### config.mk
export PLATFORM = sky130hd
export DESIGN_NAME = finalproject
export DESIGN_NICKNAME = finalproject
export VERILOG_FILES = /design/flow/design.v
export SDC_FILE = /design/flow/constraint.sdc
export NUM_CORES = 4
export LEC_CHECK = 0
export ABC_AREA = 1
export CAP_MARGIN = 20
export CORE_MARGIN = 2
export CORE_UTILIZATION = 72
export PLACE_DENSITY_LB_ADDON = 0.01
export SETUP_SLACK_MARGIN = -0.1
export SLEW_MARGIN = 20
### design.v
module finalproject(clk, rst, rows, LEDs, columns, signalout, ss1, ss2, ss3, ss4, ss5, ss6);
input [3:0] rows;  
input clk;  
input rst;  
output [9:0] LEDs;  
output [3:0] columns;  
output signalout;  
output [6:0] ss1, ss2, ss3, ss4, ss5, ss6;  
wire [31:0] countlow, counthigh;  
keypadwithtones kwt(.rows(rows), .clk(clk), .rst(rst), .LEDs(LEDs), .columns(columns), .countlow(countlow), .counthigh(counthigh));
rotatingdisplay rd(.clk(clk), .rst(rst), .ss1(ss1), .ss2(ss2), .ss3(ss3), .ss4(ss4), .ss5(ss5), .ss6(ss6));
toneprocessor tp(.clk(clk), .rst(rst), .countlow(countlow), .counthigh(counthigh), .signalout(signalout));
endmodule
module keypadwithtones(rows, clk, rst, LEDs, columns, countlow, counthigh);
input [3:0] rows; 
input clk;
input rst;
output [9:0] LEDs;
reg [9:0] LEDs;
output [3:0] columns;
reg [3:0] columns;
reg[2:0] progress, colprogress;   
reg [3:0] val1, val2;  
reg [15:0] button1, button2;  
reg [31:0] counter;  
output [31:0] countlow, counthigh;
reg [31:0] countlow, counthigh;
always @(posedge clk) begin  
if (rst) begin
LEDs = 10'b00_0000_0000;   
progress = 3'b000;  
colprogress = 3'b000;  
counter = 0;  
columns = 4'b1110;  
val1 = 4'b0000;
val2 = 4'b0000;
button1 = 16'h0000;
button2 = 16'h0000;
countlow = 1136;  
counthigh = 2272;
end else begin
case(progress) 
3'b000: begin  
case(columns)  
4'b1110: begin 
val1 = ~rows;  
button1 = val1;
columns = 4'b1101;  
end
4'b1101: begin
val1 = ~rows;  
button1 = button1 << 4;  
button1 = button1 + val1;  
columns = 4'b1011;  
end
4'b1011: begin 
val1 = ~rows;  
button1 = button1 << 4;  
button1 = button1 + val1;  
columns = 4'b0111;  
end
4'b0111: begin
val1 = ~rows;  
button1 = button1 << 4;  
button1 = button1 + val1;  
columns = 4'b1110;  
progress = 3'b001;  
end
endcase
end
3'b001: begin   
counter = counter + 1'b1;
if (counter >= 500) begin   
case(columns)  
4'b1110: begin
val2 = ~rows;
button2 = val2;
columns = 4'b1101;
end
4'b1101: begin
val2 = ~rows;
button2 = button2 << 4;
button2 = button2 + val2;
columns = 4'b1011;
end
4'b1011: begin
val2 = ~rows;
button2 = button2 << 4;
button2 = button2 + val2;
columns = 4'b0111;
end
4'b0111: begin
val2 = ~rows;
button2 = button2 << 4;
button2 = button2 + val2;
columns = 4'b1110;
counter = 0;
progress = 3'b010;
end
endcase
end
end
3'b010: begin   
if ((button1 == button2) && (button1 != 16'h0000)) begin  
case(button1)  
	16'h80: begin  
	countlow = 1136;
   counthigh = 2272;
	end
	16'h1: begin  
	LEDs = LEDs + 1'b1;
	countlow = 47755;
	counthigh = 95510;
	end
	16'h10: begin  
	LEDs = LEDs + 2'b10;
		countlow = 42565;
		counthigh = 85131;
	end
	16'h100: begin  
	LEDs = LEDs + 2'b11;
		countlow = 37921;
		counthigh = 75842;
	end
	16'h2: begin  
	LEDs = LEDs + 3'b100;
	countlow = 35803;
   counthigh = 71606;
	end
	16'h20: begin  
	LEDs = LEDs + 3'b101;
		countlow = 31888;
		counthigh = 63776;
	end
	16'h200: begin  
	LEDs = LEDs + 3'b110;
		countlow = 28409;
		counthigh = 56818;
	end
	16'h4: begin  
	LEDs = LEDs + 3'b111;
		countlow = 25390;
		counthigh = 50619;
	end
	16'h40: begin  
	LEDs = LEDs + 4'b1000;
		countlow = 23889;
		counthigh = 47778;
	end
	16'h400: begin  
	LEDs = LEDs + 4'b1001;
		countlow = 21282;
		counthigh = 42564;
	end
	16'h1000: begin  
	LEDs = LEDs + 4'b1010;
		countlow = 18960;
		counthigh = 37921;
	end
	16'h2000: begin  
	LEDs = LEDs + 4'b1011;
		countlow = 17896;
		counthigh = 35793;
	end
	16'h4000: begin  
	LEDs = LEDs + 4'b1100;
		countlow = 15943;
		counthigh = 31887;
	end
	16'h8000: begin  
	LEDs = LEDs + 4'b1101;
		countlow = 14204;
		counthigh = 28409;
	end
	16'h8: begin  
	LEDs = LEDs + 4'b1110;
		countlow = 12651;
		counthigh = 25303;
	end
	16'h800: begin  
	LEDs = LEDs + 4'b1111;
		countlow = 11944;
		counthigh = 23889;
	end
	endcase
progress = 3'b011;  
end else progress = 3'b000;  
end
3'b011: begin
counter = counter + 1'b1;
if (counter >= 5000) begin  
case(columns)  
4'b1110: begin
val2 = ~rows;
button2 = val2;
columns = 4'b1101;
end
4'b1101: begin
val2 = ~rows;
button2 = button2 << 4;
button2 = button2 + val2;
columns = 4'b1011;
end
4'b1011: begin
val2 = ~rows;
button2 = button2 << 4;
button2 = button2 + val2;
columns = 4'b0111;
end
4'b0111: begin
val2 = ~rows;
button2 = button2 << 4;
button2 = button2 + val2;
columns = 4'b1110;
counter = 0;
progress = 3'b100;
end
endcase
end
end
3'b100: begin
if (button2 == 16'h0000) begin  
progress = 3'b000;  
countlow = 1136;  
counthigh = 2272;
end else progress = 3'b011;  
end
endcase 
end
end
endmodule 
module toneprocessor(clk, rst, countlow, counthigh, signalout);
output signalout;
reg signalout;
input clk;
input rst;
input [31:0] countlow, counthigh;
reg [31:0] onesecond, mycounter;
reg [3:0] progress;
always@(posedge clk) begin
if (rst) begin
signalout=0;  
onesecond = 100000000;  
mycounter = 0;  
progress = 4'b0000;  
end else begin
case(progress)
default: begin              
			end
4'b0000: begin
	mycounter = mycounter + 1'b1;  
	if (mycounter < countlow) begin  
	signalout = 0;  
	end
	else begin
	progress = 4'b0001;  
	end
end
4'b0001: begin
	mycounter = mycounter + 1'b1;  
	if ((mycounter >= countlow) && (mycounter < counthigh)) begin 
	signalout = 1;  
	end
	else begin
	progress = 4'b0010;  
	end
end
4'b0010: begin
	mycounter = mycounter + 1'b1;  
	if (mycounter >= counthigh) begin  
	signalout = 0;  
	mycounter = 0;  
	end
	else begin
	progress = 4'b0000;  
	end
end
endcase
end
end
endmodule 
module rotatingdisplay(clk, rst, ss1, ss2, ss3, ss4, ss5, ss6);
input clk;  
input rst;
output reg [6:0] ss1, ss2, ss3, ss4, ss5, ss6;  
reg [31:0] counter;  
reg [6:0] g,e,r1,r2,i,f1,o,x,f2,a,l1,l2,two1,zero1,two2,zero2,start;  
always @(posedge clk) begin  
if (rst) begin
counter = 0;
start = 7'b0000000;
ss1 = 7'hFF;
ss2 = 7'hFF;
ss3 = 7'hFF;
ss4 = 7'hFF;
ss5 = 7'hFF;
ss6 = 7'hFF;
g = 7'b0010000;
e = 7'b0000110;
r1 = 7'b1001110;
r2 = 7'b1001110;
i = 7'b1111001;
f1 = 7'b0001110;
o = 7'b1000000;
x = 7'b0001001;
f2 = 7'b0001110;
a = 7'b0001000;
l1 = 7'b1000111;
l2 = 7'b1000111;
two1 = 7'b0100100;
zero1 = 7'b1000000;
two2 = 7'b0100100;
zero2 = 7'b1000000;
end else begin
counter = counter + 1'b1;
if (counter >= 50000) begin  
counter = 0;  
ss6 = ss5;
ss5 = ss4;
ss4 = ss3;
ss3 = ss2;
ss2 = ss1;
ss1 = g;  
start = g;
g = e;
e = r1;
r1 = r2;
r2 = i;
i = f1;
f1 = o;
o = x;
x = f2;
f2 = a;
a = l1;
l1 = l2;
l2 = two1;
two1 = zero1;
zero1 = two2;
two2 = zero2;
zero2 = start;
end
end
end
endmodule
### constraint.sdc
create_clock -name core_clock -period 4.96 [get_ports {clk}]
set_input_delay 0.9920 -clock core_clock [delete_from_list [all_inputs] [get_ports {clk}]]
set_output_delay 0.9920 -clock core_clock [all_outputs]
set_load 0.01 [all_outputs]
### run.sh
#!/bin/bash
# the make line also repeats each setting of config.mk as NAME=value (left out here)
make -C /OpenROAD-flow-scripts/flow DESIGN_CONFIG=/design/flow/config.mk WORK_HOME=/design/flow/orfs CLKGATE_MAP_FILE= finish
==> results_slide.txt, run 1 <==
Implementation Results

Outcome
  – Outcome: finished clean

Synth
  – Simple share: 41.1%
  – Synthesized area: 18300 sq um
  – Complex Gates by Area: 6.73%
  – Largest area contributor in the netlist: dfxtp_1
  – Yosys chip area: 18300 sq um
  – Syn Area/Cell: 6.68 sq um
  – Post-synthesis adder-cell area fraction: 3.40%
  – Synthesized instance count: 2744
  – Top area contributor share: 35.8%
  – Post-Synth XOR/XNOR Area: 3.54%
  – Most common cell in the netlist: nand2_1
  – Ys async rst share: 0%
  – Count of library flops with an enable pin: 0
  – Mux area share: 0%
  – Biggest area cells: dfxtp_1, nand2_1, nor2_1, nand3_1, inv_1
  – Dominant flop cell: dfxtp_1
  – # Cells Yosys: 2744
  – Seq share, synth: 35.8%
  – Post-synth top cells: nand2_1, nor2_1, dfxtp_1
  – Synth flops: 328
  – Netlist cell types: 54
  – Synth logic family: simple AND/OR/NAND/NOR gates
  – Ys Warns: 9

Drt
  – DRT met1 WL: 18900 um
  – Met3 Wirelength: 3140 um
  – Antenna Cells: 0
  – Vias: 18.0k
  – Via density: 5.80
  – Post-route ant nets: 0
  – DRT Pass-1 Iters: 7
  – DR WL/cell: 14.5 um
  – WL met2: 21700 um
  – Number of remaining DRC errors: 0
  – Final wirelength: 45000 um
  – DRT iter0 DRCs: 1992
  – Top Layer Used: met4

Clock network
  – Resized cells post-CTS: 0
  – Clock sinks: 328
  – CTS Buf Count: 35
  – Clock Pin Slew Worst Setup and Hold Paths: 0.06 ns
  – Post-CTS Repair Setup Buffers: 0
  – H-tree depth: 2
  – Clock Tree Buf Depth: 3
  – CTS Hold Bufs: 0
  – CTS tree: yes
  – Insertion Delay late pin: 0.52 ns
  – Root Buffer: clkbuf_16

Power and ir drop
  – Sequential power share: 43.5%
  – Power in combinational cells: 1.09 mW
  – Switching fraction of total power: 29.6%
  – Max power group: registers
  – Clock share of power: 39.8%
  – Power, Total: 6.53 mW
  – Clk pwr: 2.60 mW
  – Gate power share: 16.7%
  – VDD IR max: 0.000350 V
  – Static leakage: 9.11 nW
  – Internal: 4.60 mW
  – Pwr per Cell Area: 326 nW/um^2
  – NetSw: 1.93 mW
  – Sequential power: 2.84 mW

GRT
  – Global router's overall resource usage: 33.2%
  – Vias in the first global route: 16.5k
  – Initial antenna violation count: 0
  – Total grt overflow: 0
  – Largest net degree at the start of global routing: 119
  – First-pass GRT wire length: 75200 um

Floorplan
  – Chip height: 164 um
  – Core area: 25100 sq um
  – Io pins: 63
  – Initial Utilization: 73.0%
  – Die Span X: 164 um
  – # rows: 58
  – Die area: 26800 sq um

Final timing
  – Slew margin rel.: 31.5%
  – Measured slew at the worst slew-check pin: 1.03 ns
  – Final Cycle Share: 73.0%
  – Fmax: 0.276 GHz
  – Setup repair after global routing missed its margin: false
  – Endpoints failing setup: 0
  – Fin Clk Skew: 0.0298 ns
  – Setup_tns: 0 ns
  – Tmin final: 3.62 ns
  – Max Transition Viols Final: 0
  – Final hold viol count: 0

Place
  – Gpl congestion: 1.05
  – Post-place instance area: 18900 sq um
  – Buffers on Ports: 62
  – Dpl hpwl: 29900 um

Critical path
  – FF-to-FF setup slack: 1.34 ns
  – CP peak stage delay: 0.60 ns
  – Crit path DRT: 5.31 ns
  – Crit path cell chain: nor2_1 -> nand2_2 -> nor2_2 -> nand3_1 -> nand3_1 -> inv_1 -> fa_1 -> o21ai_0 -> nand2_1 -> xor2_1 -> o22ai_1 -> nor3_1 -> a211oi_1
  – Stages on worst setup path: 13
  – Buf/Inv on CP: 1
  – CP startpoint: kwt.button1[3]$_SDFFE_PP0P_
  – Critical path capture point type: flip-flop
  – FF-to-FF End: kwt.LEDs[6]$_SDFFE_PP0P_
  – Crit Path Category: reg2reg
  – Worst reg2reg path startpoint: kwt.button1[3]$_SDFFE_PP0P_
  – Crit path DAT: 3.97 ns
  – Worst Reg-to-Reg Cells: 13
  – CP startpoint kind: flip-flop
  – Crit path capture: kwt.LEDs[6]$_SDFFE_PP0P_
  – Maximum fanout along the worst path: 20
  – Crit path top cell by count: nand3_1
  – CP max stage cell: nor2_2
  – Critical path's top delay family: simple AND/OR/NAND/NOR gates

Final layout
  – Layout Nets: 2799
  – Fill cells: 1810
  – Register area: 6570 sq um
  – Design area: 20100 sq um
  – Logic area: 10100 sq um
  – Area Growth Syn to Fin: 9.45%

Hold path
  – Hold EP: rd.zero2[3]$_SDFFE_PP0P_
  – HP Start: rd.zero2[3]$_SDFFE_PP0P_
  – Tightest Hold Check Type: reg2reg
  – Hold path cells: 2

Flow run
  – Max-cap viol count: 0
  – OpenROAD warnings: 34
through the flow:
stage	setup slack [ns]	cells	utilization (%)	hold WS, ns
final	1.34	3098	79.9	0.455
after global routing	1.06	3098	79.9	0.459
after CTS	1.49	3098	79.9	0.454
after detailed placement	1.51	3038	75.4	0.441
after global placement	1.63	3038	75.4	0.430
after floorplan	2.17	2759	-	0.419
per-layer routing:
layer,vias up,track usage [%]
li1,8837,-
met1,8269,42.8
met2,738,57.1
met3,111,4.01
met4,0,12.2
met5,-,0
layout make-up:
cell class	count	share of cell area, %
Inverter	290	5.46
Clock inverter	13	0.698
Timing Repair Buffer	72	3.52
Multi-Input combinational cell	2018	50.5
Sequential cell	328	32.7
Clock buffer	47	5.00
Tap cell	330	2.06
==> run 2: changes to the inputs <==
ABC_AREA = not set   (was 1)
CORE_UTILIZATION = 65   (was 72)
CTS_CLUSTER_SIZE = 25   (was not set)
MAX_ROUTING_LAYER = met5   (was not set)
MIN_ROUTING_LAYER = met1   (was not set)
PLACE_DENSITY = 0.69   (was not set)
PLACE_DENSITY_LB_ADDON = not set   (was 0.01)
SETUP_SLACK_MARGIN = not set   (was -0.1)
clock period = 3.67 ns   (was 4.96 ns; I/O delays follow)
==> results_slide.txt, run 2 <==
Implementation Results

Clock network
  – CTS Hold Bufs: 0 (unchanged)
  – Clock sinks: 328 (unchanged)
  – H-tree depth: 2 (unchanged)
  – Clock Tree Buf Depth: 3 (unchanged)
  – CTS Buf Count: 35 (unchanged)
  – Insertion Delay late pin: 0.53 ns (was 0.52 ns)
  – Root Buffer: clkbuf_16 (unchanged)
  – CTS tree: yes (unchanged)
  – Clock Pin Slew Worst Setup and Hold Paths: 0.06 ns (about the same)
  – Post-CTS Repair Setup Buffers: 0 (unchanged)

GRT
  – Total grt overflow: 0 (unchanged)
  – GR peak layer: met2 (unchanged)
  – Met2 Resource Use GR: 48.5% (was 57.1%)
  – Initial antenna violation count: 0 (unchanged)
  – First-pass GRT wire length: 66800 um (was 75200 um)
  – Vias in the first global route: 13.7k (was 16.5k)
  – Largest net degree at the start of global routing: 101 (was 119)
  – Met3 global-route usage: 4.72% (was 4.01%)
  – Grt met1 use: 40.3% (was 42.8%)
  – Global router's overall resource usage: 29.7% (was 33.2%)

Critical path
  – Crit path DAT: 3.95 ns (was 3.97 ns)
  – Crit path DRT: 4.07 ns (was 5.31 ns)
  – Buf/Inv on CP: 1 (unchanged)
  – FF-to-FF setup slack: 0.12 ns (was 1.34 ns)
  – Stages on worst setup path: 15 (was 13)
  – Worst reg2reg path startpoint: tp.mycounter[1]$_SDFFE_PP0P_ (was kwt.button1[3]$_SDFFE_PP0P_)
  – Crit path top cell by count: nor3_2 (was nand3_1)
  – CP peak stage delay: 0.39 ns (was 0.60 ns)
  – CP startpoint kind: flip-flop (unchanged)
  – Crit path cell chain: ha_2 -> nand3_1 -> or3_4 -> nor2_1 -> xor2_1 -> buf_4 -> ha_1 -> nand2_1 -> or3_1 -> nor3_2 -> a221o_1 -> nor3_2 -> a31oi_1 -> a2111oi_2 -> o221a_2 (was nor2_1 -> nand2_2 -> nor2_2 -> nand3_1 -> nand3_1 -> inv_1 -> fa_1 -> o21ai_0 -> nand2_1 -> xor2_1 -> o22ai_1 -> nor3_1 -> a211oi_1)
  – FF-to-FF End: tp.signalout$_SDFFE_PP0P_ (was kwt.LEDs[6]$_SDFFE_PP0P_)
  – Crit path capture: tp.signalout$_SDFFE_PP0P_ (was kwt.LEDs[6]$_SDFFE_PP0P_)
  – Worst Reg-to-Reg Cells: 15 (was 13)
  – Maximum fanout along the worst path: 5 (was 20)
  – CP max stage cell: or3_4 (was nor2_2)
  – Critical path capture point type: flip-flop (unchanged)
  – CP startpoint: tp.mycounter[1]$_SDFFE_PP0P_ (was kwt.button1[3]$_SDFFE_PP0P_)
  – Critical path's top delay family: simple AND/OR/NAND/NOR gates (unchanged)
  – Crit Path Category: reg2reg (unchanged)

Floorplan
  – Io pins: 63 (unchanged)
  – Die area: 26900 sq um (was 26800 sq um)
  – Core area: 25200 sq um (was 25100 sq um)
  – Die Span X: 164 um (about the same)
  – Initial Utilization: 66.1% (was 73.0%)
  – Chip height: 164 um (about the same)
  – # rows: 58 (unchanged)

Final timing
  – Final hold viol count: 0 (unchanged)
  – Fin Clk Skew: 0.0140 ns (was 0.0298 ns)
  – Endpoints failing setup: 0 (unchanged)
  – Setup_tns: 0 ns (unchanged)
  – Slew margin rel.: 37.5% (was 31.5%)
  – Tightest hold margin: 0.460 ns (was 0.455 ns)
  – Measured slew at the worst slew-check pin: 0.934 ns (was 1.03 ns)
  – Max Transition Viols Final: 0 (unchanged)
  – Setup repair after global routing missed its margin: false (unchanged)
  – Fmax: 0.282 GHz (was 0.276 GHz)
  – Tmin final: 3.55 ns (was 3.62 ns)
  – Final Cycle Share: 96.6% (was 73.0%)

Synth
  – Ys async rst share: 0% (unchanged)
  – Dominant flop cell: dfxtp_1 (unchanged)
  – Biggest area cells: dfxtp_1, mux2i_1, nor2_1, nand3_1, nand2_1 (was dfxtp_1, nand2_1, nor2_1, nand3_1, inv_1)
  – Post-synthesis adder-cell area fraction: 3.74% (was 3.40%)
  – Synth logic family: simple AND/OR/NAND/NOR gates (unchanged)
  – Seq share, synth: 39.4% (was 35.8%)
  – Most common cell in the netlist: dfxtp_1 (was nand2_1)
  – Complex Gates by Area: 14.7% (was 6.73%)
  – Yosys chip area: 16600 sq um (was 18300 sq um)
  – Top area contributor share: 39.4% (was 35.8%)
  – # Cells Yosys: 2016 (was 2744)
  – Mux area share: 6.63% (was 0%)
  – Count of library flops with an enable pin: 0 (unchanged)
  – Simple share: 24.9% (was 41.1%)
  – Syn Area/Cell: 8.26 sq um (was 6.68 sq um)
  – Netlist cell types: 81 (was 54)
  – Synthesized instance count: 2016 (was 2744)
  – Post-synth top cells: dfxtp_1, nor2_1, nand2_1 (was nand2_1, nor2_1, dfxtp_1)
  – Post-Synth XOR/XNOR Area: 5.89% (was 3.54%)
  – Ys Warns: 9 (unchanged)
  – Largest area contributor in the netlist: dfxtp_1 (unchanged)
  – Synthesized area: 16600 sq um (was 18300 sq um)
  – Synth flops: 328 (unchanged)

Power and ir drop
  – Max power group: registers (unchanged)
  – VDD IR max: 0.000376 V (was 0.000350 V)
  – Internal: 6.47 mW (was 4.60 mW)
  – Pwr per Cell Area: 464 nW/um^2 (was 326 nW/um^2)
  – Switching fraction of total power: 27.1% (was 29.6%)
  – NetSw: 2.41 mW (was 1.93 mW)
  – Clk pwr: 3.74 mW (was 2.60 mW)
  – Static leakage: 7.32 nW (was 9.11 nW)
  – Power, Total: 8.89 mW (was 6.53 mW)
  – Gate power share: 15.6% (was 16.7%)
  – Power in combinational cells: 1.39 mW (was 1.09 mW)
  – Sequential power: 3.76 mW (was 2.84 mW)
  – Sequential power share: 42.3% (was 43.5%)
  – Clock share of power: 42.1% (was 39.8%)

Outcome
  – Outcome: finished clean (unchanged)

Final layout
  – Layout Cells excl Fill: 2423 (was 3098)
  – Layout Nets: 2121 (was 2799)
  – Area Growth Syn to Fin: 15.0% (was 9.45%)
  – Design area: 19100 sq um (was 20100 sq um)

Drt
  – Antenna Cells: 0 (unchanged)
  – Number of remaining DRC errors: 0 (unchanged)
  – DRT Pass-1 Iters: 5 (was 7)
  – Final wirelength: 40400 um (was 45000 um)
  – Vias: 14.8k (was 18.0k)
  – Via density: 6.12 (was 5.80)
  – DRT iter0 DRCs: 1284 (was 1992)
  – DR WL/cell: 16.7 um (was 14.5 um)
  – Post-route ant nets: 0 (unchanged)

Hold path
  – Hold EP: rd.r1[5]$_SDFFE_PP0P_ (was rd.zero2[3]$_SDFFE_PP0P_)
  – Tightest Hold Check Type: reg2reg (unchanged)
  – Hold path cells: 2 (unchanged)
  – HP Start: rd.r2[5]$_SDFFE_PP0P_ (was rd.zero2[3]$_SDFFE_PP0P_)

Place
  – Gpl congestion: 0.937 (was 1.05)
  – Buffers on Ports: 62 (unchanged)
  – Post-placement cell count: 2360 (was 3038)
  – Dpl hpwl: 26800 um (was 29900 um)
  – Post-place instance area: 17800 sq um (was 18900 sq um)

Flow run
  – OpenROAD warnings: 34 (unchanged)
  – Max-cap viol count: 0 (unchanged)
-- run 2: final cells by class --
class,instances,area [sq um]
Clock buffer,50,1000
Fill cell,1874,6040
Timing Repair Buffer,138,1260
Inverter,54,204
Clock inverter,13,234
Tap cell,330,413
Sequential cell,328,6570
Multi-Input combinational cell,1510,9450
-- run 2: metrics by stage --
step           worst slack, ns  util [%]
6_report                 0.124      76.0
5_1_grt                 0.0160      76.0
4_1_cts                 0.0306      75.8
3_5_place_dp           -0.0872      70.8
3_3_place_gp             0.147      70.8
2_1_floorplan           0.0293         -
-- run 2: layer usage --
metal,wire length [um],vias up
met5,0,-
met4,1010,0
met3,2130,79
met2,18900,386
met1,18300,7044
li1,-,7327
-- run 2: repair_timing --
action / CTS / global route
endpoints found under the setup margin: 1 / 42
pin swaps: 0 / 1
resized: 5 / 18
gates cloned: 0 / 0
==> run 3: changes to the inputs <==
CTS_CLUSTER_SIZE = not set   (was 25)
MAX_ROUTING_LAYER = not set   (was met5)
MIN_ROUTING_LAYER = not set   (was met1)
PLACE_DENSITY = not set   (was 0.69)
SETUP_SLACK_MARGIN = 1.78   (was not set)
clock period = 6.8 ns   (was 3.67 ns; I/O delays follow)
==> results_slide.txt, run 3 <==
Implementation Results

Outcome
  – Outcome: finished clean (unchanged)

Critical path
  – Critical path's top delay family: simple AND/OR/NAND/NOR gates (unchanged)
  – Maximum fanout along the worst path: 47 (was 5)
  – CP max stage cell: nor3_1 (was or3_4)
  – Crit path top cell by count: buf_4 (was nor3_2)
  – FF-to-FF End: rd.zero1[3]$_SDFFE_PP0P_ (was tp.signalout$_SDFFE_PP0P_)
  – Crit Path Category: reg2reg (unchanged)
  – Crit path DRT: 7.23 ns (was 4.07 ns)
  – Worst Reg-to-Reg Cells: 11 (was 15)
  – CP startpoint kind: flip-flop (unchanged)
  – FF-to-FF setup slack: 2.42 ns (was 0.12 ns)
  – Crit path DAT: 4.82 ns (was 3.95 ns)
  – Crit path capture: rd.zero1[3]$_SDFFE_PP0P_ (was tp.signalout$_SDFFE_PP0P_)
  – CP peak stage delay: 0.74 ns (was 0.39 ns)
  – Crit path cell chain: ha_1 -> nand4_1 -> nor3_1 -> nand3_1 -> o22a_1 -> o22ai_1 -> o21ai_2 -> buf_4 -> nor2_4 -> buf_4 -> mux2i_1 (was ha_2 -> nand3_1 -> or3_4 -> nor2_1 -> xor2_1 -> buf_4 -> ha_1 -> nand2_1 -> or3_1 -> nor3_2 -> a221o_1 -> nor3_2 -> a31oi_1 -> a2111oi_2 -> o221a_2)
  – Buf/Inv on CP: 2 (was 1)
  – CP startpoint: rd.counter[0]$_SDFF_PP0_ (was tp.mycounter[1]$_SDFFE_PP0P_)
  – Stages on worst setup path: 11 (was 15)
  – Worst reg2reg path startpoint: rd.counter[0]$_SDFF_PP0_ (was tp.mycounter[1]$_SDFFE_PP0P_)
  – Critical path capture point type: flip-flop (unchanged)

Final layout
  – Area Growth Syn to Fin: 10.5% (was 15.0%)
  – Logic area: 9390 sq um (was 9450 sq um)
  – Fill cells: 2010 (was 1874)
  – Register area: 6570 sq um (about the same)
  – Layout Nets: 2058 (was 2121)

Power and ir drop
  – Max power group: registers (unchanged)
  – Power in combinational cells: 0.670 mW (was 1.39 mW)
  – Gate power share: 14.7% (was 15.6%)
  – Clk pwr: 1.83 mW (was 3.74 mW)
  – Sequential power share: 45.2% (was 42.3%)
  – Pwr per Cell Area: 248 nW/um^2 (was 464 nW/um^2)
  – Static leakage: 6.91 nW (was 7.32 nW)
  – VDD IR max: 0.000205 V (was 0.000376 V)
  – NetSw: 1.28 mW (was 2.41 mW)
  – Sequential power: 2.06 mW (was 3.76 mW)
  – Clock share of power: 40.1% (was 42.1%)
  – Switching fraction of total power: 28.1% (was 27.1%)
  – Internal: 3.28 mW (was 6.47 mW)

Synth
  – Dominant flop cell: dfxtp_1 (unchanged)
  – Ys async rst share: 0% (unchanged)
  – Synthesized area: 16600 sq um (unchanged)
  – Top area contributor share: 39.4% (unchanged)
  – Most common cell in the netlist: dfxtp_1 (unchanged)
  – Yosys chip area: 16600 sq um (unchanged)
  – Complex Gates by Area: 14.7% (unchanged)
  – Ys Warns: 9 (unchanged)
  – Post-synthesis adder-cell area fraction: 3.74% (unchanged)
  – Seq share, synth: 39.4% (unchanged)
  – Netlist cell types: 81 (unchanged)
  – Largest area contributor in the netlist: dfxtp_1 (unchanged)
  – Count of library flops with an enable pin: 0 (unchanged)
  – Mux area share: 6.63% (unchanged)
  – Post-synth top cells: dfxtp_1, nor2_1, nand2_1 (unchanged)
  – Simple share: 24.9% (unchanged)
  – Syn Area/Cell: 8.26 sq um (unchanged)
  – # Cells Yosys: 2016 (unchanged)
  – Synth flops: 328 (unchanged)
  – Biggest area cells: dfxtp_1, mux2i_1, nor2_1, nand3_1, nand2_1 (unchanged)
  – Synthesized instance count: 2016 (unchanged)
  – Synth logic family: simple AND/OR/NAND/NOR gates (unchanged)
  – Post-Synth XOR/XNOR Area: 5.89% (unchanged)

Floorplan
  – Die Span X: 164 um (unchanged)
  – # rows: 58 (unchanged)
  – Chip height: 164 um (unchanged)
  – Io pins: 63 (unchanged)
  – Core area: 25200 sq um (unchanged)
  – Die area: 26900 sq um (unchanged)
  – Initial Utilization: 66.1% (unchanged)

Drt
  – Post-route ant nets: 0 (unchanged)
  – DR WL/cell: 16.3 um (was 16.7 um)
  – Final wirelength: 38500 um (was 40400 um)
  – Number of remaining DRC errors: 0 (unchanged)
  – DRT Pass-1 Iters: 6 (was 5)
  – Vias: 14.5k (was 14.8k)
  – DRT iter0 DRCs: 1274 (was 1284)
  – Antenna Cells: 0 (unchanged)
  – Via density: 6.15 (was 6.12)

Clock network
  – H-tree depth: 2 (unchanged)
  – CTS tree: yes (unchanged)
  – CTS Hold Bufs: 0 (unchanged)
  – Clock sinks: 328 (unchanged)
  – CTS Buf Count: 34 (was 35)
  – Root Buffer: clkbuf_16 (unchanged)
  – Resized cells post-CTS: 0 (was 5)
  – Clock Pin Slew Worst Setup and Hold Paths: 0.06 ns (about the same)
  – Clock Tree Buf Depth: 3 (unchanged)
  – Insertion Delay late pin: 0.52 ns (was 0.53 ns)
  – Post-CTS Repair Setup Buffers: 0 (unchanged)

Place
  – Buffers on Ports: 62 (unchanged)
  – Dpl hpwl: 25600 um (was 26800 um)
  – Gpl congestion: 0.924 (was 0.937)

Hold path
  – Hold EP: rd.zero2[0]$_SDFFE_PP0P_ (was rd.r1[5]$_SDFFE_PP0P_)
  – Hold path cells: 2 (unchanged)
  – Tightest Hold Check Type: reg2reg (unchanged)
  – HP Start: rd.zero2[0]$_SDFFE_PP0P_ (was rd.r2[5]$_SDFFE_PP0P_)

Final timing
  – Final hold viol count: 0 (unchanged)
  – Setup_tns: 0 ns (unchanged)
  – Endpoints failing setup: 0 (unchanged)
  – Slew margin rel.: 33.5% (was 37.5%)
  – Tightest hold margin: 0.465 ns (was 0.460 ns)
  – Fin Clk Skew: 0.0146 ns (was 0.0140 ns)
  – Tmin final: 4.38 ns (was 3.55 ns)
  – Fmax: 0.228 GHz (was 0.282 GHz)
  – Final Cycle Share: 64.4% (was 96.6%)
  – Setup repair after global routing missed its margin: false (unchanged)
  – Measured slew at the worst slew-check pin: 0.989 ns (was 0.934 ns)
  – Max Transition Viols Final: 0 (unchanged)

Flow run
  – OpenROAD warnings: 32 (was 34)
  – Max-cap viol count: 0 (unchanged)

GRT
  – First-pass GRT wire length: 63900 um (was 66800 um)
  – Initial antenna violation count: 0 (unchanged)
  – Global router's overall resource usage: 28.1% (was 29.7%)
  – Vias in the first global route: 13.4k (was 13.7k)
  – Largest net degree at the start of global routing: 96 (was 101)
  – Total grt overflow: 0 (unchanged)
[run 3: per-stage QoR]
| step | instances | total power, mW | util [%] | cell area, sq um | worst slack [ns] |
|---|---|---|---|---|---|
| 6_report | 2358 | 4.56 | 73.0 | 18400 | 2.42 |
| 2_1_floorplan | 2031 | 2.58 | - | 16700 | 3.16 |
| 3_3_place_gp | 2298 | 2.75 | 68.7 | 17300 | 2.68 |
| 3_5_place_dp | 2298 | 2.75 | 68.7 | 17300 | 2.47 |
| 5_1_grt | 2358 | 4.75 | 73.0 | 18400 | 1.99 |
| 4_1_cts | 2358 | 4.58 | 73.0 | 18400 | 2.41 |
[run 3: layout make-up]
class / count / share of cell area (%)
timing repair buffer: 76 / 3.95
tap: 330 / 2.24
sequential: 328 / 35.7
inverter: 54 / 1.11
clock inverter: 15 / 0.878
multi-input combinational: 1510 / 51.0
clock buffer: 45 / 5.07
[run 3: metal layers]
layer / track usage (%) / share of wire, % / vias to the layer above
met5: 0 / 0 / -
li1: - / - / 7199
met1: 39.2 / 47 / 6883
met2: 45.5 / 46 / 352
met4: 8.37 / 2.2 / 0
met3: 3.84 / 4.3 / 74
==> run 4: changes to the inputs <==
ABC_AREA = 1   (was not set)
CELL_PAD_IN_SITES_DETAIL_PLACEMENT = 2   (was not set)
CORE_MARGIN = 7   (was 2)
CORE_UTILIZATION = 64   (was 65)
CTS_CLUSTER_SIZE = 99   (was not set)
GPL_ROUTABILITY_DRIVEN = 1   (was not set)
HOLD_SLACK_MARGIN = 0.01   (was not set)
MAX_ROUTING_LAYER = met5   (was not set)
MIN_ROUTING_LAYER = met2   (was not set)
PLACE_DENSITY = 0.6   (was not set)
SETUP_SLACK_MARGIN = not set   (was 1.78)
SLEW_MARGIN = 15   (was 20)
TNS_END_PERCENT = 80   (was not set)
clock period = 5.36 ns   (was 6.8 ns; I/O delays follow)
==> results_slide.txt, run 4 <==
Flow Results at a Glance

Place
  – Gpl congestion: 0.984 (was 0.924)
  – Buffers on Ports: 62 (unchanged)

Synth
  – # Cells Yosys: 2744 (was 2016)
  – Mux area share: 0% (was 6.63%)
  – Post-synthesis adder-cell area fraction: 3.40% (was 3.74%)
  – Netlist cell types: 54 (was 81)
  – Syn Area/Cell: 6.68 sq um (was 8.26 sq um)
  – Ys async rst share: 0% (unchanged)
  – Biggest area cells: dfxtp_1, nand2_1, nor2_1, nand3_1, inv_1 (was dfxtp_1, mux2i_1, nor2_1, nand3_1, nand2_1)
  – Largest area contributor in the netlist: dfxtp_1 (unchanged)
  – Top area contributor share: 35.8% (was 39.4%)
  – Seq share, synth: 35.8% (was 39.4%)
  – Post-synth top cells: nand2_1, nor2_1, dfxtp_1 (was dfxtp_1, nor2_1, nand2_1)
  – Synthesized area: 18300 sq um (was 16600 sq um)
  – Synth flops: 328 (unchanged)
  – Synth logic family: simple AND/OR/NAND/NOR gates (unchanged)
  – Dominant flop cell: dfxtp_1 (unchanged)
  – Complex Gates by Area: 6.73% (was 14.7%)
  – Ys Warns: 9 (unchanged)
  – Post-Synth XOR/XNOR Area: 3.54% (was 5.89%)
  – Synthesized instance count: 2744 (was 2016)
  – Count of library flops with an enable pin: 0 (unchanged)
  – Yosys chip area: 18300 sq um (was 16600 sq um)
  – Simple share: 41.1% (was 24.9%)
  – Most common cell in the netlist: nand2_1 (was dfxtp_1)

Outcome
  – Exit stage: detailed placement (3_5_place_dp)
  – Outcome: stopped before the end (was finished clean)
  – Error msg: [ERROR DPL-0033] detailed placement checks failed during check placement.

Floorplan
  – Die area: 33600 sq um (was 26900 sq um)
  – Chip height: 183 um (was 164 um)
  – Initial Utilization: 65.4% (was 66.1%)
  – # rows: 61 (was 58)
  – Io pins: 63 (unchanged)
  – Die Span X: 183 um (was 164 um)
  – Core area: 28000 sq um (was 25200 sq um)
## run 4: stage by stage
stage | area (sq um) | setup slack (ns) | total power, mW | hold slack, ns | std cells
after global placement | 19000 | 1.50 | 3.64 | 0.428 | 3086
after floorplan | 18400 | 2.57 | 3.41 | 0.419 | 2759
==> run 5: changes to the inputs <==
ABC_AREA = not set   (was 1)
CELL_PAD_IN_SITES_DETAIL_PLACEMENT = not set   (was 2)
CORE_MARGIN = 2   (was 7)
CORE_UTILIZATION = 40   (was 64)
CTS_CLUSTER_SIZE = not set   (was 99)
GPL_ROUTABILITY_DRIVEN = not set   (was 1)
HOLD_SLACK_MARGIN = not set   (was 0.01)
MAX_ROUTING_LAYER = not set   (was met5)
MIN_ROUTING_LAYER = not set   (was met2)
PLACE_DENSITY = not set   (was 0.6)
SLEW_MARGIN = 20   (was 15)
TNS_END_PERCENT = not set   (was 80)
clock period = 10.0 ns   (was 5.36 ns; I/O delays follow)
==> results_slide.txt, run 5 <==
Implementation Results

Drt
  – DRT Pass-1 Iters: 5
  – DRT iter0 DRCs: 1097
  – Vias: 14.4k
  – DRT met1 WL: 19400 um
  – Antenna Cells: 0
  – Met3 Wirelength: 1710 um
  – Final wirelength: 40000 um
  – Number of remaining DRC errors: 0
  – Post-route ant nets: 0
  – Via density: 5.61
  – Top Layer Used: met4
  – DR WL/cell: 15.6 um
  – WL met2: 18100 um

Clock network
  – Clock Tree Buf Depth: 3
  – Root Buffer: clkbuf_16
  – Resized cells post-CTS: 0
  – CTS Hold Bufs: 0
  – CTS Buf Count: 37
  – Insertion Delay late pin: 0.56 ns
  – Clock sinks: 328
  – CTS tree: yes
  – H-tree depth: 2
  – Post-CTS Repair Setup Buffers: 0
  – Clock Pin Slew Worst Setup and Hold Paths: 0.06 ns

Critical path
  – CP peak stage delay: 0.75 ns
  – Crit path cell chain: ha_1 -> nand4_1 -> nor3_1 -> nand3_1 -> o22a_1 -> o22ai_1 -> o21ai_4 -> buf_4 -> nor2_4 -> buf_4 -> mux2i_1
  – Crit path top cell by count: buf_4
  – FF-to-FF End: rd.zero1[3]$_SDFFE_PP0P_
  – Critical path's top delay family: simple AND/OR/NAND/NOR gates
  – Crit path capture: rd.zero1[3]$_SDFFE_PP0P_
  – FF-to-FF setup slack: 5.62 ns
  – CP startpoint kind: flip-flop
  – Crit path DRT: 10.47 ns
  – CP max stage cell: nor3_1
  – Buf/Inv on CP: 2
  – Crit path DAT: 4.85 ns
  – Worst reg2reg path startpoint: rd.counter[0]$_SDFF_PP0_
  – CP startpoint: rd.counter[0]$_SDFF_PP0_
  – Worst Reg-to-Reg Cells: 11
  – Stages on worst setup path: 11
  – Critical path capture point type: flip-flop
  – Maximum fanout along the worst path: 48
  – Crit Path Category: reg2reg

Final timing
  – Fmax: 0.228 GHz
  – Setup repair after global routing missed its margin: false
  – Endpoints failing setup: 0
  – Post-route setup slack: 5.62 ns
  – Measured slew at the worst slew-check pin: 1.03 ns
  – Max Transition Viols Final: 0
  – Final hold viol count: 0
  – Setup_tns: 0 ns
  – Tmin final: 4.38 ns
  – Final Cycle Share: 43.8%
  – Fin Clk Skew: 0.0248 ns
  – Slew margin rel.: 30.7%

Place
  – Buffers on Ports: 62 (unchanged)
  – Worst slack, placed: 5.63 ns
  – Post-placement cell count: 2501
  – Gpl congestion: 0.883 (was 0.984)
  – Dpl hpwl: 26300 um

Floorplan
  – Initial Utilization: 40.7% (was 65.4%)
  – Io pins: 63 (unchanged)
  – Core area: 40900 sq um (was 28000 sq um)
  – Die Span X: 208 um (was 183 um)
  – Chip height: 208 um (was 183 um)
  – # rows: 74 (was 61)
  – Die area: 43300 sq um (was 33600 sq um)

Hold path
  – HP Start: rd.zero2[1]$_SDFFE_PP0P_
  – Tightest Hold Check Type: reg2reg
  – Hold EP: rd.two2[1]$_SDFFE_PP0P_
  – Hold path cells: 2

Synth
  – Ys async rst share: 0% (unchanged)
  – Dominant flop cell: dfxtp_1 (unchanged)
  – Largest area contributor in the netlist: dfxtp_1 (unchanged)
  – Netlist cell types: 81 (was 54)
  – Synthesized instance count: 2016 (was 2744)
  – Synthesized area: 16600 sq um (was 18300 sq um)
  – Ys Warns: 9 (unchanged)
  – Post-synth top cells: dfxtp_1, nor2_1, nand2_1 (was nand2_1, nor2_1, dfxtp_1)
  – Mux area share: 6.63% (was 0%)
  – Top area contributor share: 39.4% (was 35.8%)
  – Synth logic family: simple AND/OR/NAND/NOR gates (unchanged)
  – Simple share: 24.9% (was 41.1%)
  – Yosys chip area: 16600 sq um (was 18300 sq um)
  – Complex Gates by Area: 14.7% (was 6.73%)
  – Syn Area/Cell: 8.26 sq um (was 6.68 sq um)
  – Synth flops: 328 (unchanged)
  – # Cells Yosys: 2016 (was 2744)
  – Post-synthesis adder-cell area fraction: 3.74% (was 3.40%)
  – Post-Synth XOR/XNOR Area: 5.89% (was 3.54%)
  – Count of library flops with an enable pin: 0 (unchanged)
  – Most common cell in the netlist: dfxtp_1 (was nand2_1)
  – Biggest area cells: dfxtp_1, mux2i_1, nor2_1, nand3_1, nand2_1 (was dfxtp_1, nand2_1, nor2_1, nand3_1, inv_1)
  – Seq share, synth: 39.4% (was 35.8%)

Final layout
  – Layout Cells excl Fill: 2566
  – Area Growth Syn to Fin: 13.0%
  – Finished Core Util: 46.0%
  – Register area: 6570 sq um
  – Layout Nets: 2062
  – Fill cells: 4036
  – Logic area: 9400 sq um

Flow run
  – OpenROAD warnings: 30
  – Max-cap viol count: 0

GRT
  – Global router's overall resource usage: 18.1%
  – First-pass GRT wire length: 67800 um
  – Initial antenna violation count: 0
  – Largest net degree at the start of global routing: 91
  – Vias in the first global route: 13.6k
  – Total grt overflow: 0

Power and ir drop
  – Power in combinational cells: 0.458 mW
  – Power, Total: 3.22 mW
  – Gate power share: 14.2%
  – Clock share of power: 42.3%
  – Sequential power share: 43.5%
  – Max power group: registers
  – Switching fraction of total power: 28.2%
  – Static leakage: 7.00 nW
  – VDD IR max: 0.000137 V
  – NetSw: 0.909 mW
  – Clk pwr: 1.36 mW
  – Sequential power: 1.40 mW
  – Internal: 2.31 mW
  – Pwr per Cell Area: 171 nW/um^2

Outcome
  – Outcome: finished clean (was stopped before the end)
run 5: area by class of cell:
class / instances / share of cell area, %
clock buffers: 52 / 5.59
clock inverters: 13 / 1.01
inverters: 54 / 1.08
multi-input cells: 1510 / 50.0
flip-flops and latches: 328 / 34.9
well taps: 532 / 3.54
repair buffers: 77 / 3.90
run 5: through the flow:
stage / area [sq um] / hold slack, ns
after floorplan: 16700 / 0.435
after global placement: 17600 / 0.446
after detailed placement: 17600 / 0.447
after CTS: 18800 / 0.451
after global routing: 18800 / 0.461
final: 18800 / 0.451
run 5: routing by layer:
metal  track usage [%]  up-vias
li1                  -     7198
met2              29.2      312
met4              4.92        0
met1              25.2     6801
met3              2.93       74
met5                 0        -
==> run 6: changes to the inputs <==
ABC_AREA = 1   (was not set)
CORE_UTILIZATION = 71   (was 40)
SETUP_SLACK_MARGIN = 0.56   (was not set)
clock period = 6.8 ns   (was 10.0 ns; I/O delays follow)
==> results_slide.txt, run 6 <==
Implementation Results

Place
  – Post-place instance area: 18900 sq um (was 17600 sq um)
  – Dpl hpwl: 29200 um (was 26300 um)
  – Gpl congestion: 0.998 (was 0.883)
  – Post-placement cell count: 3036 (was 2501)
  – Buffers on Ports: 62 (unchanged)

Power and ir drop
  – Pwr per Cell Area: 237 nW/um^2 (was 171 nW/um^2)
  – Sequential power: 2.07 mW (was 1.40 mW)
  – Max power group: registers (unchanged)
  – VDD IR max: 0.000226 V (was 0.000137 V)
  – Switching fraction of total power: 29.6% (was 28.2%)
  – NetSw: 1.41 mW (was 0.909 mW)
  – Sequential power share: 43.5% (about the same)
  – Power in combinational cells: 0.785 mW (was 0.458 mW)
  – Clock share of power: 40.0% (was 42.3%)
  – Gate power share: 16.5% (was 14.2%)
  – Clk pwr: 1.91 mW (was 1.36 mW)
  – Internal: 3.35 mW (was 2.31 mW)
  – Static leakage: 9.11 nW (was 7.00 nW)

Clock network
  – Insertion Delay late pin: 0.52 ns (was 0.56 ns)
  – Clock Tree Buf Depth: 3 (unchanged)
  – CTS Buf Count: 36 (was 37)
  – Clock Pin Slew Worst Setup and Hold Paths: 0.06 ns (about the same)
  – CTS tree: yes (unchanged)
  – Root Buffer: clkbuf_16 (unchanged)
  – H-tree depth: 2 (unchanged)
  – Resized cells post-CTS: 0 (unchanged)
  – Post-CTS Repair Setup Buffers: 0 (unchanged)
  – CTS Hold Bufs: 0 (unchanged)
  – Clock sinks: 328 (unchanged)

Synth
  – Count of library flops with an enable pin: 0 (unchanged)
  – Post-synth top cells: nand2_1, nor2_1, dfxtp_1 (was dfxtp_1, nor2_1, nand2_1)
  – Biggest area cells: dfxtp_1, nand2_1, nor2_1, nand3_1, inv_1 (was dfxtp_1, mux2i_1, nor2_1, nand3_1, nand2_1)
  – Ys Warns: 9 (unchanged)
  – Mux area share: 0% (was 6.63%)
  – Seq share, synth: 35.8% (was 39.4%)
  – Ys async rst share: 0% (unchanged)
  – Post-Synth XOR/XNOR Area: 3.54% (was 5.89%)
  – Most common cell in the netlist: nand2_1 (was dfxtp_1)
  – Yosys chip area: 18300 sq um (was 16600 sq um)
  – # Cells Yosys: 2744 (was 2016)
  – Dominant flop cell: dfxtp_1 (unchanged)
  – Synthesized area: 18300 sq um (was 16600 sq um)
  – Largest area contributor in the netlist: dfxtp_1 (unchanged)
  – Complex Gates by Area: 6.73% (was 14.7%)
  – Post-synthesis adder-cell area fraction: 3.40% (was 3.74%)
  – Top area contributor share: 35.8% (was 39.4%)
  – Netlist cell types: 54 (was 81)
  – Syn Area/Cell: 6.68 sq um (was 8.26 sq um)
  – Synthesized instance count: 2744 (was 2016)
  – Simple share: 41.1% (was 24.9%)
  – Synth logic family: simple AND/OR/NAND/NOR gates (unchanged)
  – Synth flops: 328 (unchanged)

Floorplan
  – Die Span X: 165 um (was 208 um)
  – Io pins: 63 (unchanged)
  – Initial Utilization: 72.6% (was 40.7%)
  – # rows: 58 (was 74)
  – Die area: 27100 sq um (was 43300 sq um)
  – Chip height: 165 um (was 208 um)
  – Core area: 25300 sq um (was 40900 sq um)

Critical path
  – Crit path DRT: 7.21 ns (was 10.47 ns)
  – Maximum fanout along the worst path: 135 (was 48)
  – Crit path capture: rd.r1[4]$_SDFFE_PP0P_ (was rd.zero1[3]$_SDFFE_PP0P_)
  – CP peak stage delay: 1.09 ns (was 0.75 ns)
  – CP startpoint kind: flip-flop (unchanged)
  – Buf/Inv on CP: 1 (was 2)
  – Worst Reg-to-Reg Cells: 15 (was 11)
  – Critical path's top delay family: simple AND/OR/NAND/NOR gates (unchanged)
  – FF-to-FF End: rd.r1[4]$_SDFFE_PP0P_ (was rd.zero1[3]$_SDFFE_PP0P_)
  – Crit path DAT: 4.77 ns (was 4.85 ns)
  – Critical path capture point type: flip-flop (unchanged)
  – Worst reg2reg path startpoint: rd.counter[0]$_SDFF_PP0_ (unchanged)
  – CP max stage cell: nand3_4 (was nor3_1)
  – FF-to-FF setup slack: 2.43 ns (was 5.62 ns)
  – Stages on worst setup path: 15 (was 11)
  – Crit Path Category: reg2reg (unchanged)
  – CP startpoint: rd.counter[0]$_SDFF_PP0_ (unchanged)
  – Crit path cell chain: ha_1 -> nand3_2 -> nor2_1 -> nand2_1 -> xor2_1 -> nand2_1 -> nand2_1 -> nand2_1 -> nand3_1 -> nand3_4 -> nand3_4 -> buf_12 -> nand2_1 -> nand2_1 -> nor2_1 (was ha_1 -> nand4_1 -> nor3_1 -> nand3_1 -> o22a_1 -> o22ai_1 -> o21ai_4 -> buf_4 -> nor2_4 -> buf_4 -> mux2i_1)
  – Crit path top cell by count: nand2_1 (was buf_4)

Final layout
  – Area Growth Syn to Fin: 9.43% (was 13.0%)
  – Fill cells: 1880 (was 4036)
  – Design area: 20100 sq um (was 18800 sq um)
  – Logic area: 10100 sq um (was 9400 sq um)
  – Register area: 6570 sq um (unchanged)
  – Layout Cells excl Fill: 3099 (was 2566)
  – Layout Nets: 2798 (was 2062)

Flow run
  – Max-cap viol count: 0 (unchanged)
  – OpenROAD warnings: 36 (was 30)

Hold path
  – Hold EP: tp.signalout$_SDFFE_PP0P_ (was rd.two2[1]$_SDFFE_PP0P_)
  – Tightest Hold Check Type: reg2reg (unchanged)
  – Hold path cells: 2 (unchanged)
  – HP Start: tp.signalout$_SDFFE_PP0P_ (was rd.zero2[1]$_SDFFE_PP0P_)

Outcome
  – Outcome: finished clean (unchanged)

Drt
  – DRT iter0 DRCs: 1912 (was 1097)
  – Antenna Cells: 0 (unchanged)
  – Number of remaining DRC errors: 0 (unchanged)
  – DRT Pass-1 Iters: 6 (was 5)
  – Post-route ant nets: 0 (unchanged)
  – DR WL/cell: 14.1 um (was 15.6 um)
  – Via density: 5.70 (was 5.61)
  – Vias: 17.7k (was 14.4k)
  – Final wirelength: 43600 um (was 40000 um)

Final timing
  – Tmin final: 4.37 ns (was 4.38 ns)
  – Final hold viol count: 0 (unchanged)
  – Endpoints failing setup: 0 (unchanged)
  – Fmax: 0.229 GHz (was 0.228 GHz)
  – Setup repair after global routing missed its margin: false (unchanged)
  – Fin Clk Skew: 0.0184 ns (was 0.0248 ns)
  – Measured slew at the worst slew-check pin: 1.05 ns (was 1.03 ns)
  – Setup_tns: 0 ns (unchanged)
  – Final Cycle Share: 64.2% (was 43.8%)
  – Slew margin rel.: 30.1% (was 30.7%)
  – Max Transition Viols Final: 0 (unchanged)

GRT
  – First-pass GRT wire length: 72300 um (was 67800 um)
  – Initial antenna violation count: 0 (unchanged)
  – Global router's overall resource usage: 31.6% (was 18.1%)
  – Vias in the first global route: 16.0k (was 13.6k)
  – Largest net degree at the start of global routing: 136 (was 91)
  – Total grt overflow: 0 (unchanged)
[run 6: metrics by stage]
step	utilization (%)	hold WS (ns)	setup slack [ns]	power, mW
3_5_place_dp	74.9	0.439	2.56	2.88
2_1_floorplan	-	0.419	4.01	2.69
6_report	79.4	0.448	2.43	4.76
3_3_place_gp	74.9	0.430	2.70	2.86
4_1_cts	79.4	0.448	2.53	4.77
5_1_grt	79.4	0.465	2.00	4.96
[run 6: area by class of cell]
cell class / count / area share [%]
inverter: 290 / 5.46
tap: 330 / 2.06
sequential: 328 / 32.7
multi-input combinational: 2018 / 50.5
timing repair buffer: 70 / 3.44
clock buffer: 52 / 4.99
clock inverter: 11 / 0.761
[run 6: metal layers]
metal | vias up | GRT usage [%] | routed length, um
met5 | - | 0 | 0
met4 | 0 | 11.0 | 1300
met3 | 123 | 4.22 | 2650
met2 | 633 | 54.3 | 20800
met1 | 8053 | 40.7 | 18800
li1 | 8854 | - | -
==> run 7: changes to the inputs <==
ABC_AREA = not set   (was 1)
CTS_CLUSTER_SIZE = 47   (was not set)
PLACE_DENSITY = 0.67   (was not set)
SETUP_SLACK_MARGIN = -0.2   (was 0.56)
clock period = 2.54 ns   (was 6.8 ns; I/O delays follow)
==> results_slide.txt, run 7 <==
Flow Results at a Glance

Synth
  – Largest area contributor in the netlist: dfxtp_1 (unchanged)
  – Synth flops: 328 (unchanged)
  – Yosys chip area: 16600 sq um (was 18300 sq um)
  – Netlist cell types: 81 (was 54)
  – Seq share, synth: 39.4% (was 35.8%)
  – Complex Gates by Area: 14.7% (was 6.73%)
  – Synthesized instance count: 2016 (was 2744)
  – Post-synth top cells: dfxtp_1, nor2_1, nand2_1 (was nand2_1, nor2_1, dfxtp_1)
  – Biggest area cells: dfxtp_1, mux2i_1, nor2_1, nand3_1, nand2_1 (was dfxtp_1, nand2_1, nor2_1, nand3_1, inv_1)
  – Post-Synth XOR/XNOR Area: 5.89% (was 3.54%)
  – Synthesized area: 16600 sq um (was 18300 sq um)
  – # Cells Yosys: 2016 (was 2744)
  – Ys Warns: 9 (unchanged)
  – Top area contributor share: 39.4% (was 35.8%)
  – Dominant flop cell: dfxtp_1 (unchanged)
  – Synth logic family: simple AND/OR/NAND/NOR gates (unchanged)
  – Most common cell in the netlist: dfxtp_1 (was nand2_1)
  – Syn Area/Cell: 8.26 sq um (was 6.68 sq um)
  – Post-synthesis adder-cell area fraction: 3.74% (was 3.40%)
  – Count of library flops with an enable pin: 0 (unchanged)
  – Simple share: 24.9% (was 41.1%)
  – Ys async rst share: 0% (unchanged)
  – Mux area share: 6.63% (was 0%)

Outcome
  – Outcome: stopped before the end (was finished clean)
  – Exit stage: clock tree synthesis (4_1_cts)
  – Error msg: [ERROR DPL-0038] Utilization greater than 100%, impossible to legalize

Floorplan
  – Io pins: 63 (unchanged)
  – Die Span X: 157 um (was 165 um)
  – Die area: 24700 sq um (was 27100 sq um)
  – Core area: 23300 sq um (was 25300 sq um)
  – Chip height: 157 um (was 165 um)
  – Initial Utilization: 71.6% (was 72.6%)
  – # rows: 56 (was 58)

Place
  – Buffers on Ports: 62 (unchanged)
  – Post-placement cell count: 2615 (was 3036)
  – Gpl congestion: 0.973 (was 0.998)
  – Dpl hpwl: 33400 um (was 29200 um)
## run 7: per-stage QoR
step           util (%)  instance area, sq um  worst slack (ns)
3_3_place_gp       87.7                 20400            -0.682
3_5_place_dp       87.7                 20400            -0.773
2_1_floorplan         -                 17300            -0.746
==> run 8: changes to the inputs <==
ABC_AREA = 1   (was not set)
CELL_PAD_IN_SITES_DETAIL_PLACEMENT = 1   (was not set)
CELL_PAD_IN_SITES_GLOBAL_PLACEMENT = 1   (was not set)
CORE_ASPECT_RATIO = 1.92   (was not set)
CORE_MARGIN = 8   (was 2)
CORE_UTILIZATION = 40   (was 71)
CTS_CLUSTER_DIAMETER = 299   (was not set)
CTS_CLUSTER_SIZE = not set   (was 47)
GPL_ROUTABILITY_DRIVEN = 1   (was not set)
HOLD_SLACK_MARGIN = 0.08   (was not set)
PLACE_DENSITY = 0.49   (was 0.67)
SETUP_SLACK_MARGIN = not set   (was -0.2)
clock period = 3.09 ns   (was 2.54 ns; I/O delays follow)
==> results_slide.txt, run 8 <==
Implementation Results

Power and ir drop
  – Power in combinational cells: 2.11 mW
  – Power, Total: 11.2 mW
  – VDD IR max: 0.000481 V
  – Clock share of power: 40.9%
  – Sequential power: 4.53 mW
  – Sequential power share: 40.4%
  – Internal: 7.81 mW
  – Gate power share: 18.8%
  – NetSw: 3.42 mW
  – Pwr per Cell Area: 517 nW/um^2
  – Switching fraction of total power: 30.4%
  – Static leakage: 9.72 nW
  – Clk pwr: 4.59 mW
  – Max power group: clock

Synth
  – Post-synth top cells: nand2_1, nor2_1, dfxtp_1 (was dfxtp_1, nor2_1, nand2_1)
  – Complex Gates by Area: 6.73% (was 14.7%)
  – Synthesized instance count: 2744 (was 2016)
  – Synth flops: 328 (unchanged)
  – Biggest area cells: dfxtp_1, nand2_1, nor2_1, nand3_1, inv_1 (was dfxtp_1, mux2i_1, nor2_1, nand3_1, nand2_1)
  – Syn Area/Cell: 6.68 sq um (was 8.26 sq um)
  – Netlist cell types: 54 (was 81)
  – Synth logic family: simple AND/OR/NAND/NOR gates (unchanged)
  – Seq share, synth: 35.8% (was 39.4%)
  – Post-synthesis adder-cell area fraction: 3.40% (was 3.74%)
  – Top area contributor share: 35.8% (was 39.4%)
  – Yosys chip area: 18300 sq um (was 16600 sq um)
  – Dominant flop cell: dfxtp_1 (unchanged)
  – Count of library flops with an enable pin: 0 (unchanged)
  – Ys async rst share: 0% (unchanged)
  – # Cells Yosys: 2744 (was 2016)
  – Simple share: 41.1% (was 24.9%)
  – Largest area contributor in the netlist: dfxtp_1 (unchanged)
  – Post-Synth XOR/XNOR Area: 3.54% (was 5.89%)
  – Most common cell in the netlist: nand2_1 (was dfxtp_1)
  – Mux area share: 0% (was 6.63%)
  – Ys Warns: 9 (unchanged)
  – Synthesized area: 18300 sq um (was 16600 sq um)

Critical path
  – Crit path cell chain: ha_4 -> nand2_1 -> nor2_4 -> nand3_2 -> xnor2_1 -> buf_4 -> ha_1 -> nand2_2 -> nor4_2 -> buf_4 -> and3_2 -> nand3_4 -> nand2_8 -> nand2_4 -> nand3_1 -> a21oi_1
  – Buf/Inv on CP: 2
  – CP startpoint: tp.mycounter[0]$_SDFFE_PP0P_
  – Worst reg2reg path startpoint: tp.mycounter[0]$_SDFFE_PP0P_
  – Critical path's top delay family: simple AND/OR/NAND/NOR gates
  – FF-to-FF setup slack: 0.1 ns
  – Crit path capture: tp.mycounter[7]$_SDFFE_PP0P_
  – Crit path DRT: 3.49 ns
  – Crit path DAT: 3.39 ns
  – CP startpoint kind: flip-flop
  – Maximum fanout along the worst path: 6
  – Crit Path Category: reg2reg
  – Crit path top cell by count: buf_4
  – Critical path capture point type: flip-flop
  – Worst Reg-to-Reg Cells: 16
  – Stages on worst setup path: 16
  – CP peak stage delay: 0.38 ns
  – FF-to-FF End: tp.mycounter[7]$_SDFFE_PP0P_
  – CP max stage cell: dfxtp_4

Final timing
  – Tightest hold margin: 0.455 ns
  – Final hold viol count: 0
  – Fin Clk Skew: 0.0190 ns
  – Endpoints failing setup: 0
  – Tmin final: 2.99 ns
  – Max Transition Viols Final: 0
  – Final Cycle Share: 96.9%
  – Setup_tns: 0 ns
  – Fmax: 0.334 GHz
  – Setup repair after global routing missed its margin: true
  – Measured slew at the worst slew-check pin: 0.754 ns
  – Slew margin rel.: 49.7%

Floorplan
  – Die Span X: 170 um (was 157 um)
  – Chip height: 313 um (was 157 um)
  – Die area: 53300 sq um (was 24700 sq um)
  – Initial Utilization: 40.5% (was 71.6%)
  – Io pins: 63 (unchanged)
  – Core area: 45300 sq um (was 23300 sq um)
  – # rows: 108 (was 56)

Place
  – Dpl hpwl: 47100 um (was 33400 um)
  – Buffers on Ports: 62 (unchanged)
  – Gpl congestion: 0.926 (was 0.973)

Drt
  – DRT Pass-1 Iters: 7
  – Via density: 5.25
  – Final wirelength: 63300 um
  – Post-route ant nets: 0
  – DRT iter0 DRCs: 744
  – Vias: 18.2k
  – Antenna Cells: 0
  – Number of remaining DRC errors: 0
  – DR WL/cell: 18.2 um

Hold path
  – Tightest Hold Check Type: reg2reg
  – HP Start: rd.zero2[3]$_SDFFE_PP0P_
  – Hold path cells: 2
  – Hold EP: rd.zero2[3]$_SDFFE_PP0P_

Clock network
  – Root Buffer: clkbuf_16
  – CTS Hold Bufs: 0
  – Clock sinks: 328
  – CTS Buf Count: 35
  – CTS tree: yes
  – H-tree depth: 2
  – Insertion Delay late pin: 0.54 ns
  – Clock Pin Slew Worst Setup and Hold Paths: 0.06 ns
  – Clock Tree Buf Depth: 3

GRT
  – Vias in the first global route: 19.3k
  – Global router's overall resource usage: 23.4%
  – Total grt overflow: 0
  – Largest net degree at the start of global routing: 103
  – Initial antenna violation count: 0
  – First-pass GRT wire length: 99800 um

Outcome
  – Outcome: finished clean (was stopped before the end)

Flow run
  – OpenROAD warnings: 37
  – Max-cap viol count: 0

Final layout
  – Layout Nets: 2897
  – Area Growth Syn to Fin: 18.4%
-- run 8: through the flow --
stage               instances  util [%]  setup WS [ns]  instance area [sq um]
global placement         3397      44.1         0.0278                  19900
global route             3475      47.9        -0.0389                  21700
CTS                      3461      46.9        0.00236                  21200
floorplan                2759         -          0.305                  18400
finish                   3475      47.9         0.0960                  21700
detailed placement       3397      44.1         -0.143                  19900
-- run 8: cell type report --
type                    instances  area [sq um]
flip-flops and latches        328          6590
well taps                     605           757
multi-input cells            2021         10500
clock buffers                  48          1010
inverters                     290          1100
repair buffers                167          1490
fillers                      5922         23600
clock inverters                16           233
-- run 8: metal layers --
metal	wire (um)	up-vias	share of wire (%)	track usage (%)
met5	0	-	0	0
met4	3550	0	5.6	12.5
met3	1380	158	2.2	2.00
met2	37200	242	59	49.6
met1	21200	8825	33	20.5
li1	-	9023	-	-
-- run 8: timing repair --
| item | CTS | global route |
|---|---|---|
| gates cloned | 0 | 3 |
| pin swaps | 0 | 28 |
| endpoints found under the setup margin | 21 | 151 |
| buffers inserted | 0 | 11 |
| gates resized | 7 | 87 |
==> run 9: changes to the inputs <==
CELL_PAD_IN_SITES_DETAIL_PLACEMENT = not set   (was 1)
CELL_PAD_IN_SITES_GLOBAL_PLACEMENT = not set   (was 1)
CORE_ASPECT_RATIO = not set   (was 1.92)
CORE_MARGIN = 2   (was 8)
CORE_UTILIZATION = 70   (was 40)
CTS_CLUSTER_DIAMETER = not set   (was 299)
CTS_CLUSTER_SIZE = 39   (was not set)
GPL_ROUTABILITY_DRIVEN = not set   (was 1)
HOLD_SLACK_MARGIN = 0.29   (was 0.08)
PLACE_DENSITY = not set   (was 0.49)
SETUP_SLACK_MARGIN = 0.76   (was not set)
clock period = 2.65 ns   (was 3.09 ns; I/O delays follow)
==> results_slide.txt, run 9 <==
Flow Results at a Glance

Outcome
  – Exit stage: clock tree synthesis (4_1_cts)
  – Outcome: stopped before the end (was finished clean)
  – Error msg: [ERROR DPL-0033] detailed placement checks failed during check placement.

Place
  – Dpl hpwl: 32400 um (was 47100 um)
  – Buffers on Ports: 62 (unchanged)
  – Post-place instance area: 20500 sq um (was 19900 sq um)
  – Gpl congestion: 0.999 (was 0.926)
  – Post-placement cell count: 3175 (was 3397)
  – Worst slack, placed: -0.286 ns (was -0.143 ns)

Floorplan
  – Io pins: 63 (unchanged)
  – # rows: 59 (was 108)
  – Initial Utilization: 70.7% (was 40.5%)
  – Core area: 25900 sq um (was 45300 sq um)
  – Die area: 27500 sq um (was 53300 sq um)
  – Chip height: 166 um (was 313 um)
  – Die Span X: 166 um (was 170 um)

Synth
  – Ys async rst share: 0% (unchanged)
  – Netlist cell types: 54 (unchanged)
  – Synth flops: 328 (unchanged)
  – Seq share, synth: 35.8% (unchanged)
  – Synthesized area: 18300 sq um (unchanged)
  – Most common cell in the netlist: nand2_1 (unchanged)
  – Top area contributor share: 35.8% (unchanged)
  – Post-Synth XOR/XNOR Area: 3.54% (unchanged)
  – Complex Gates by Area: 6.73% (unchanged)
  – Mux area share: 0% (unchanged)
  – Synthesized instance count: 2744 (unchanged)
  – Ys Warns: 9 (unchanged)
  – # Cells Yosys: 2744 (unchanged)
  – Count of library flops with an enable pin: 0 (unchanged)
  – Largest area contributor in the netlist: dfxtp_1 (unchanged)
  – Dominant flop cell: dfxtp_1 (unchanged)
  – Synth logic family: simple AND/OR/NAND/NOR gates (unchanged)
  – Post-synth top cells: nand2_1, nor2_1, dfxtp_1 (unchanged)
  – Post-synthesis adder-cell area fraction: 3.40% (unchanged)
  – Yosys chip area: 18300 sq um (unchanged)
  – Biggest area cells: dfxtp_1, nand2_1, nor2_1, nand3_1, inv_1 (unchanged)
  – Syn Area/Cell: 6.68 sq um (unchanged)
  – Simple share: 41.1% (unchanged)
run 9: metrics by stage:
step | util, % | TNS (ns) | hold slack [ns]
2_1_floorplan | - | 0 | 0.426
3_5_place_dp | 78.9 | -4.72 | 0.441
3_3_place_gp | 78.9 | -2.87 | 0.434
Power figures rest on the tool's default switching activity, not on a simulated workload.
